build 34:
Design top, start of the top module:
module top(
    input logic clk,         
    input logic rst,         
    output logic RGB_R,      
    output logic RGB_G,      
    output logic RGB_B       
);
Size: ~77 flip-flops, about 5 I/O pins, roughly 20000 um2 of cells after synthesis.
export LEC_CHECK = 0
export ABC_AREA = 0
export CAP_MARGIN = 5
export CELL_PAD_IN_SITES_DETAIL_PLACEMENT = 0
export CORE_ASPECT_RATIO = 1.29
export CORE_MARGIN = 2
export CORE_UTILIZATION = 26
export GPL_ROUTABILITY_DRIVEN = 0
export HOLD_SLACK_MARGIN = 0.07
export MAX_ROUTING_LAYER = met4
export MIN_ROUTING_LAYER = met1
export PLACE_DENSITY = 0.62
export SETUP_SLACK_MARGIN = -0.18
export SLEW_MARGIN = 5
export TNS_END_PERCENT = 80
create_clock -name core_clock -period 16.0 [get_ports {clk}]
run.sh (not shown) runs the stock make flow with config.mk's settings and CLKGATE_MAP_FILE=.
Build 34 went all the way through the flow, and no timing, DRC or antenna check failed.
> inputs changed (build 34 -> build 61)
Settings: CAP_MARGIN changed from 5 to 40; HOLD_SLACK_MARGIN removed (was 0.07); CORE_UTILIZATION changed from 26 to 72; TNS_END_PERCENT removed (was 80); SLEW_MARGIN changed from 5 to 20; GPL_ROUTABILITY_DRIVEN removed (was 0); PLACE_DENSITY_LB_ADDON newly set to 0.01; PLACE_DENSITY removed (was 0.62); SETUP_SLACK_MARGIN removed (was -0.18); MAX_ROUTING_LAYER changed from met4 to met5; CORE_ASPECT_RATIO changed from 1.29 to 1.06; the clock period (ns, I/O delays scaled along) changed from 16.0 to 4.29.
==> comparison <==
- Diff build 61..build 34 | post-synthesis cell count | unchanged
- Seen in the log of build 61: DPL-0033 during clock tree synthesis (4_1_cts), after which the run never completed.
- Build 34 has completed all stages; timing, DRC and antenna checks passed.
- Build 34 → build 61: horizontal extent of the die now smaller, effective utilization at floorplan shows an increase of 47 points, number of buffers added on ports barely changed, number of cells in the yosys synthesis report roughly the same, full die area went down 63%.
- Compared with build 34, build 61 shows a lower vertical die dimension.
The inputs of build 55 differ from those of build 61 as listed below.
Settings: a change of CORE_UTILIZATION from 72 to 58; a deleted PLACE_DENSITY_LB_ADDON that had been 0.01; a deleted CORE_ASPECT_RATIO that had been 1.06; a change of ABC_AREA from 0 to 1; an added PLACE_DENSITY of 0.62; a change of the clock period (ns, I/O delays scaled along) from 4.29 to 7.38.
==> comparison <==
As for a clean layout from build 55 and build 61, there is none.
Build 61 terminated abnormally: clock tree synthesis (4_1_cts) reported DPL-0033.
In build 55 relative to build 61, area after synthesis had gone down slightly.
Relative to build 61, the post-synthesis share of cell area spent on and, or, nand and nor gates of build 55 is higher by 9.5 points.
Build 61 → build 55: sum of net half-perimeters after detailed placement decreased 13 mm; compound-gate portion of the synthesized area decreased 10 points; starting utilization of the core area decreased 14 points; arithmetic-cell share of the synthesized area counting full adders, half adders and majority gates increased 0.20 points.
Looking at build 55 and build 61, the proportion of synthesized chip area in sequential cells is a wash.
Looking at synthesized cell count, build 55 sits 337 higher than build 61 does.
NOTE die span in y build 61->build 55 increased by a little under 10%
Build 55: area reported by Yosys stat 130 um2 below build 61

---

== v26 ==
top again, from the RTL that the note above started with.
Settings: LEC_CHECK=0, ABC_AREA=0, CAP_MARGIN=20, CORE_MARGIN=2, CORE_UTILIZATION=72, CTS_CLUSTER_DIAMETER=398, CTS_CLUSTER_SIZE=10, PLACE_DENSITY=0.4, SETUP_SLACK_MARGIN=1.49, SLEW_MARGIN=20; clock period 5.07 ns.
Flow for v26 halted at 4_1_cts, error code DPL-0033.
The inputs of v38 differ from those of v26 as listed below.
Settings: a change of PLACE_DENSITY from 0.4 to 0.35; a deleted CTS_CLUSTER_SIZE that had been 10; a change of CORE_UTILIZATION from 72 to 65; a deleted CTS_CLUSTER_DIAMETER that had been 398; a deleted ABC_AREA that had been 0; a deleted SETUP_SLACK_MARGIN that had been 1.49.
### Flow results
From v38 to v26, sequential cell area fraction in the yosys report did not move at all.
Relative to v26, v38 improves worst slack at placement.
Die size in v38 is about 10% higher than in v26
v26 | ERROR | 4_1_cts
v38 did not make it past 5_1_grt, where a tool error ended it.
As far as instance tally after logic synthesis goes, v26 and v38 are indistinguishable; the numbers are identical.
Input changes introduced in v46 (baseline for comparison: v38):
Settings: setting CORE_ASPECT_RATIO to 1.46 for the first time; setting SETUP_SLACK_MARGIN to 0.97 for the first time; removing PLACE_DENSITY (formerly 0.35); changing CORE_UTILIZATION from 65 to 40; changing the clock period (ns, I/O delays scaled along) from 5.07 to 13.3.
[summary]
The remaining runs in v38 and v46 completed every stage, whereas v38 halted early. No final results exist for v38, since it was stopped by error GRT-0232 during 5_1_grt. Diff v46..v38 | count of H-tree levels built during CTS | unchanged. Per the comparison of v46 with v38, die size rose by 0.019 mm²; area fraction in compound gates stayed essentially flat; pre-placement core utilization fell by 26 points.
### v46 -> v33
Settings: a change of CORE_UTILIZATION from 40 to 72; a change of SETUP_SLACK_MARGIN from 0.97 to -0.39; a deleted CORE_ASPECT_RATIO that had been 1.46; an added CTS_CLUSTER_SIZE of 10; a change of the clock period (ns, I/O delays scaled along) from 13.3 to 11.0.
### Flow results
- v46 and v33: one clean run, v46; the rest did not finish clean.
- To summarise v33: no stage aborted, but the layout did not pass its checks, failing on negative setup slack.
- Diff v33 and v46: clock network fraction of total power higher in v46
- Relative to v46, the cell count measured on v33 has decreased by a few percent.
- Clock slew at the register clock pins of the worst setup and hold paths delta (v46 -> v33): insignificant
- [compare] base=v46 new=v33: total wire length after detailed routing went down 6.4%, total buffers and inverters traversed by the critical path went up 7, via count of the first global-routing pass went down 204, maximum fanout encountered on the critical timing path went down 3, non-clock buffer count went up about 120%.
- Post-route total power, v33 vs v46: up by more than 10%
- Compared with v46, v33 shows a power dissipated in the clock network that is 14% higher.
- [v33] final instance area rose about 3% relative to v46
Modified inputs, v30 compared to v33
Settings: CORE_UTILIZATION now 29, was 72; CTS_CLUSTER_SIZE no longer set, was 10; SETUP_SLACK_MARGIN no longer set, was -0.39; the clock period (ns, I/O delays scaled along) now 13.3, was 11.0.
==> results <==
v30: no failed stages, no open violations at the end. v30: maximum frequency lower than v33. v33 and v30 ended up with nearly the same number of nets with antenna violations after detailed routing. On post-synthesis to final-layout area growth: v30 sits below v33.

---

Setup of run A:
top again, from the RTL that the note above started with.
export LEC_CHECK = 0
export CAP_MARGIN = 20
export CORE_MARGIN = 2
export CORE_UTILIZATION = 72
export CTS_CLUSTER_DIAMETER = 391
export CTS_CLUSTER_SIZE = 100
export PLACE_DENSITY = 0.41
export SETUP_SLACK_MARGIN = 0.98
export SLEW_MARGIN = 20
export TNS_END_PERCENT = 5
create_clock -name core_clock -period 10.6 [get_ports {clk}]
Stage in which a tool error killed run A: global routing.
Setup changes, run A to run B
==> flow/config.mk <==
export PLATFORM = sky130hd
export DESIGN_NAME = top
export DESIGN_NICKNAME = top
export VERILOG_FILES = /design/flow/design.v
export SDC_FILE = /design/flow/constraint.sdc
export NUM_CORES = 4
export LEC_CHECK = 0
export CAP_MARGIN = 20
export CORE_MARGIN = 2
export CORE_UTILIZATION = 40
export SLEW_MARGIN = 20
==> flow/constraint.sdc <==
create_clock -name core_clock -period 14.0 [get_ports {clk}]
set_input_delay 2.8000 -clock core_clock [delete_from_list [all_inputs] [get_ports {clk}]]
set_output_delay 2.8000 -clock core_clock [all_outputs]
set_load 0.01 [all_outputs]
--- outcome ---
- Run B: full flow OK, the timing, DRC and antenna checks passed
- Number of placed instances with taps included went up by a few percent going from run A to run B.
- Compared with run A, run B shows a lower number of post-CTS setup repair buffers.
- As far as number of standard cells after synthesis is concerned, run A and run B perform about the same.
- Instance area after placement: lower on run B
- Summary: with run A as the reference, total number of placement rows in run B moved up by more than a quarter.
- | die extent in y | run B vs run A | 33% higher |
- Going from run A to run B, placeable core region went up about 80%; pre-placement core utilization went down 33 points; die footprint went up 78%.
Relative to run B, the following input files were edited for run C:
-- flow/config.mk --
<<< run B, line 10
export CORE_UTILIZATION = 40
export SLEW_MARGIN = 20
>>> run C, line 10
export CORE_UTILIZATION = 40
export CTS_CLUSTER_DIAMETER = 398
export CTS_CLUSTER_SIZE = 92
export SLEW_MARGIN = 20
export TNS_END_PERCENT = 10
Looking at run B and run C, the largest stage delay on the critical path is a wash. Effective utilization at floorplan: run B vs run C — no meaningful difference. Post-route DRC violation count: run C vs run B identical. Diff run C..run B | number of placement rows | unchanged. From run B to run C, fmax did not move at all. Power of run C is on par with run B. Reported for run B and run C, number of setup buffers added after CTS turned out identical to the last digit. Per the comparison of run C with run B, number of tap cells inserted shows no meaningful change, inverter tally of the final layout excluding the clock network shows no meaningful change, count of placed standard cells including taps shows no meaningful change.
Changes in run D relative to run C:
==> flow/config.mk <==
export PLATFORM = sky130hd
export DESIGN_NAME = top
export DESIGN_NICKNAME = top
export VERILOG_FILES = /design/flow/design.v
export SDC_FILE = /design/flow/constraint.sdc
export NUM_CORES = 4
export LEC_CHECK = 0
export ABC_AREA = 1
export CAP_MARGIN = 20
export CORE_MARGIN = 2
export CORE_UTILIZATION = 72
export CTS_CLUSTER_DIAMETER = 398
export PLACE_DENSITY = 0.35
export SLEW_MARGIN = 20
==> flow/constraint.sdc <==
create_clock -name core_clock -period 5.07 [get_ports {clk}]
set_input_delay 1.0140 -clock core_clock [delete_from_list [all_inputs] [get_ports {clk}]]
set_output_delay 1.0140 -clock core_clock [all_outputs]
set_load 0.01 [all_outputs]
==> results <==
- For part of the Yosys area used for sequential elements, run D and run C come out practically identical.
- Adder-cell area share of the yosys netlist: run D and run C compared, higher one is run D
- Status: run D FAILED at clock tree synthesis (tool error)
- Taking run C as the reference, in run D placeable core area fell by about 45%; area after synthesis fell by 0.65%; floorplan row count fell by 21.
- Sort run D and run C by chip area, descending, and run C comes first.
- Compared with run C, run D shows a higher number of nets in the synthesized netlist.
- Aoi/oai-family share of the synthesized area | run D below run C
- In run D the final weighted congestion of routability-driven global placement turned out 0.072 higher than in run C.
- Area fraction in and, or, nand and nor cells: run D > run C
- Synthesized cell count is higher on run D

---

## xenon
The RTL this note starts from:
==> flow/design.v <==
module top(
    input logic clk,         
    input logic rst,         
    output logic RGB_R,      
    output logic RGB_G,      
    output logic RGB_B       
);
    localparam CLK_FREQ = 12_000_000;  
    localparam PWM_RESOLUTION = 8;   
    localparam PWM_MAX = (1 << PWM_RESOLUTION) - 1;   
    localparam PWM_CYCLES = 256;   
    localparam DEGREES_MAX = 360;
    localparam CYCLES_PER_DEGREE = CLK_FREQ / DEGREES_MAX;   
    typedef enum logic [1:0] {
        STATE_PWM_COUNT,
        STATE_DEGREE_COUNT,
        STATE_HSV_CALC,
        STATE_PWM_OUTPUT
    } state_t;
    logic [PWM_RESOLUTION-1:0] pwm_counter;
    logic [PWM_RESOLUTION-1:0] red_pwm_value, green_pwm_value, blue_pwm_value;
    logic [31:0] degree_counter;
    logic [8:0] current_degree;
    state_t current_state;
    state_t next_state;
    always_ff @(posedge clk) begin
        if (rst) current_state <= STATE_PWM_COUNT;
        else current_state <= next_state;
    end
    always_comb begin  
        case (current_state)
            STATE_PWM_COUNT: begin
                if (degree_counter == CYCLES_PER_DEGREE - 1) begin
                    next_state = STATE_DEGREE_COUNT;
                end else begin
                    next_state = STATE_PWM_COUNT;
                end
            end
            STATE_DEGREE_COUNT: begin
                next_state = STATE_HSV_CALC;
            end
            STATE_HSV_CALC: begin
                next_state = STATE_PWM_OUTPUT;
            end
            STATE_PWM_OUTPUT: begin
                next_state = STATE_PWM_COUNT;
            end
            default: begin
                next_state = STATE_PWM_COUNT;
            end
        endcase
    end
    always_ff @(posedge clk) begin
        if (rst) begin
            pwm_counter <= 0;
            degree_counter <= 0;
            current_degree <= 0;
            red_pwm_value <= 0;
            green_pwm_value <= 0;
            blue_pwm_value <= 0;
        end else
        case (current_state)
            STATE_PWM_COUNT: begin
                pwm_counter <= pwm_counter + 1;                
                if (degree_counter == CYCLES_PER_DEGREE - 1) begin
                    degree_counter <= 0;
                end else begin
                    degree_counter <= degree_counter + 1;
                end
            end
            STATE_DEGREE_COUNT: begin
                if (current_degree == DEGREES_MAX - 1) begin
                    current_degree <= 0;
                end else begin
                    current_degree <= current_degree + 1;
                end
            end
            STATE_HSV_CALC: begin
                if (current_degree < 60) begin
                    red_pwm_value <= PWM_MAX;
                end else if (current_degree < 120) begin
                    red_pwm_value <= PWM_MAX - ((current_degree - 60) * PWM_MAX / 60);
                end else if (current_degree < 240) begin
                    red_pwm_value <= 0;
                end else if (current_degree < 300) begin
                    red_pwm_value <= (current_degree - 240) * PWM_MAX / 60;
                end else begin
                    red_pwm_value <= PWM_MAX;
                end
                if (current_degree < 60) begin
                    green_pwm_value <= current_degree * PWM_MAX / 60;
                end else if (current_degree < 180) begin
                    green_pwm_value <= PWM_MAX;
                end else if (current_degree < 240) begin
                    green_pwm_value <= PWM_MAX - ((current_degree - 180) * PWM_MAX / 60);
                end else begin
                    green_pwm_value <= 0;
                end
                if (current_degree < 120) begin
                    blue_pwm_value <= 0;
                end else if (current_degree < 180) begin
                    blue_pwm_value <= (current_degree - 120) * PWM_MAX / 60;
                end else if (current_degree < 300) begin
                    blue_pwm_value <= PWM_MAX;
                end else begin
                    blue_pwm_value <= PWM_MAX - ((current_degree - 300) * PWM_MAX / 60);
                end
            end
            STATE_PWM_OUTPUT: begin
            end
        endcase
    end
    assign RGB_R = (pwm_counter > red_pwm_value) ? 1'b1 : 1'b0;
    assign RGB_G = (pwm_counter > green_pwm_value) ? 1'b1 : 1'b0;
    assign RGB_B = (pwm_counter > blue_pwm_value) ? 1'b1 : 1'b0;
endmodule
make LEC_CHECK=0 ABC_AREA=1 CAP_MARGIN=10 CELL_PAD_IN_SITES_DETAIL_PLACEMENT=0 CORE_ASPECT_RATIO=0.5 CORE_MARGIN=2 CORE_UTILIZATION=59 CTS_CLUSTER_DIAMETER=188 CTS_CLUSTER_SIZE=91 GPL_TIMING_DRIVEN=0 MAX_ROUTING_LAYER=met5 MIN_ROUTING_LAYER=met1 PLACE_DENSITY=0.62 SETUP_SLACK_MARGIN=2.86 SLEW_MARGIN=0 TNS_END_PERCENT=10 finish   # period 10.2 ns
Every stage of xenon finished as expected; the final checks, on the other hand, flagged negative setup slack, which means the layout fails.
#### Input delta (raven over xenon)
Settings: CELL_PAD_IN_SITES_DETAIL_PLACEMENT: 0 -> 2; CTS_CLUSTER_DIAMETER: 188 -> unset; CTS_CLUSTER_SIZE: 91 -> unset; CORE_ASPECT_RATIO: 0.5 -> unset; SLEW_MARGIN: 0 -> 20; GPL_TIMING_DRIVEN: 0 -> unset; TNS_END_PERCENT: 10 -> unset; SETUP_SLACK_MARGIN: 2.86 -> unset; CORE_UTILIZATION: 59 -> 26; CAP_MARGIN: 10 -> 40.
Findings:
| raven | all stages done | FAIL | negative setup slack |. Count of mapped cells out of synthesis came out exactly the same in raven and xenon. Area used by multi-input combinational logic for raven is higher than for xenon. raven vs xenon, share of the final layout cell area in sequential cells went down by 0.50 points. raven against xenon: number of clock-tree buffers in the layout has decreased, part of the total power dissipated in combinational logic has increased, switching power of the nets increased about 30%, total power went up by 0.020 mW, all-layer global routing usage shows an increase of 4.9 points. Measured against xenon, the number of logic stages on the critical path including buffering of raven comes out at 0.949 times the reference value. Post-route cell area: higher on raven.
Modified inputs, cedar compared to raven
Settings: CTS_CLUSTER_DIAMETER newly set to 188; CORE_UTILIZATION changed from 26 to 59; CAP_MARGIN changed from 40 to 0; GPL_TIMING_DRIVEN newly set to 0; CTS_CLUSTER_SIZE newly set to 91; CORE_ASPECT_RATIO newly set to 0.5; PLACE_DENSITY changed from 0.62 to 0.91; SLEW_MARGIN changed from 20 to 0; TNS_END_PERCENT newly set to 10; CELL_PAD_IN_SITES_DETAIL_PLACEMENT changed from 2 to 0.
==> results <==
Final checks on cedar, whose flow otherwise completed, came back failing, citing negative setup slack.
Final instance count without filler cells in cedar vs raven: down about 17%
Compared with raven, in cedar number of buffers and inverters on the critical path fell by 3; final non-filler cell area fell by 8.4%; number of antenna violations at the first check in global routing fell by 20; number of clock buffer instances in the layout rose by 1; non-clock buffer count fell by about 46%.
Compared with raven, cedar shows number of placed instances with taps included that has gone down by more than 10%.
Power and IR drop assume default switching activity.
